==> inputs of yarrow <==
==> flow/design.v (excerpt) <==
module PWM_duty_cycle (
    input clk,            
    input rst,            
    input pwm_in,         
    output reg [7:0] duty_cycle   
);
    reg [15:0] high_count, total_count;   
    reg pwm_prev;        
    reg update_flag;     
    reg first_period;    
    always @(posedge clk or posedge rst) begin
        if (rst) begin
            high_count <= 0;
            total_count <= 0;
            duty_cycle <= 0;
            pwm_prev <= 0;
            update_flag <= 0;
            first_period <= 1;   
        end else begin
            total_count <= total_count + 1;
            if (pwm_in) high_count <= high_count + 1;
            if (pwm_prev && ~pwm_in) begin
                if (!first_period && total_count > 0) begin
                    duty_cycle <= (high_count * 100) / total_count;   
                end
                first_period <= 0;   
                high_count <= 0;
                total_count <= 0;
            end
            pwm_prev <= pwm_in;   
        end
    end
endmodule
export LEC_CHECK = 0
export CAP_MARGIN = 20
export CELL_PAD_IN_SITES_DETAIL_PLACEMENT = 2
export CELL_PAD_IN_SITES_GLOBAL_PLACEMENT = 1
export CORE_ASPECT_RATIO = 0.66
export CORE_MARGIN = 7
export CORE_UTILIZATION = 52
export CTS_CLUSTER_SIZE = 65
export GPL_ROUTABILITY_DRIVEN = 0
export GPL_TIMING_DRIVEN = 0
export HOLD_SLACK_MARGIN = 0.2
export MAX_ROUTING_LAYER = met4
export MIN_ROUTING_LAYER = met2
export PLACE_DENSITY_LB_ADDON = 0.09
export SETUP_SLACK_MARGIN = 0.82
export SLEW_MARGIN = 20
create_clock -name core_clock -period 179.0 [get_ports {clk}]
run.sh (not shown) runs the stock make flow with config.mk's settings and CLKGATE_MAP_FILE=.
==> inputs of raven, as changes to yarrow <==
==> flow/config.mk (replaced) <==
export PLATFORM = sky130hd
export DESIGN_NAME = PWM_duty_cycle
export DESIGN_NICKNAME = PWM_duty_cycle
export VERILOG_FILES = /design/flow/design.v
export SDC_FILE = /design/flow/constraint.sdc
export NUM_CORES = 4
export LEC_CHECK = 0
export CAP_MARGIN = 20
export CORE_MARGIN = 2
export CORE_UTILIZATION = 63
export SLEW_MARGIN = 20
==> flow/constraint.sdc (replaced) <==
create_clock -name core_clock -period 111.0 [get_ports {clk}]
set_input_delay 22.2000 -clock core_clock [delete_from_list [all_inputs] [get_ports {clk}]]
set_output_delay 22.2000 -clock core_clock [all_outputs]
set_load 0.01 [all_outputs]
==> inputs of amber, as changes to yarrow <==
==> flow/config.mk (replaced) <==
export PLATFORM = sky130hd
export DESIGN_NAME = PWM_duty_cycle
export DESIGN_NICKNAME = PWM_duty_cycle
export VERILOG_FILES = /design/flow/design.v
export SDC_FILE = /design/flow/constraint.sdc
export NUM_CORES = 4
export LEC_CHECK = 0
export CAP_MARGIN = 20
export CORE_ASPECT_RATIO = 1.72
export CORE_MARGIN = 2
export CORE_UTILIZATION = 45
export GPL_ROUTABILITY_DRIVEN = 0
export PLACE_DENSITY_LB_ADDON = 0.05
export SLEW_MARGIN = 20
export TNS_END_PERCENT = 10
==> flow/constraint.sdc (replaced) <==
create_clock -name core_clock -period 110.0 [get_ports {clk}]
set_input_delay 22.0000 -clock core_clock [delete_from_list [all_inputs] [get_ports {clk}]]
set_output_delay 22.0000 -clock core_clock [all_outputs]
set_load 0.01 [all_outputs]
==> reports/summary.txt <==
Critical-path maximum fanout - 39
Initial Util - 0.454
Die H - 395 um
Final nets - 6036
Die Area - 91500 um^2
Die Wd - 231 um
Core Region - 88200 um^2
Status - no timing/DRC/antenna violations
Site Rows - 143
P&R area growth vs syn - 4.85%
-- figures above: amber

==> reports/summary.txt <==
Final nets - 6008
Initial Util - 0.636
Site Rows - 92
Status - no timing/DRC/antenna violations
Critical-path maximum fanout - 44
Die H - 256 um
Die Area - 65600 um^2
Die Wd - 256 um
-- figures above: raven

==> reports/summary.txt <==
Die H - 239 um
Error - [ERROR DPL-0033] detailed placement checks failed during check placement.
Site Rows - 82
Fail Step - detailed placement (3_5_place_dp)
Status - stopped before the end
Die Area - 85100 um^2
Initial Util - 0.527
Core Region - 76000 um^2
-- figures above: yarrow

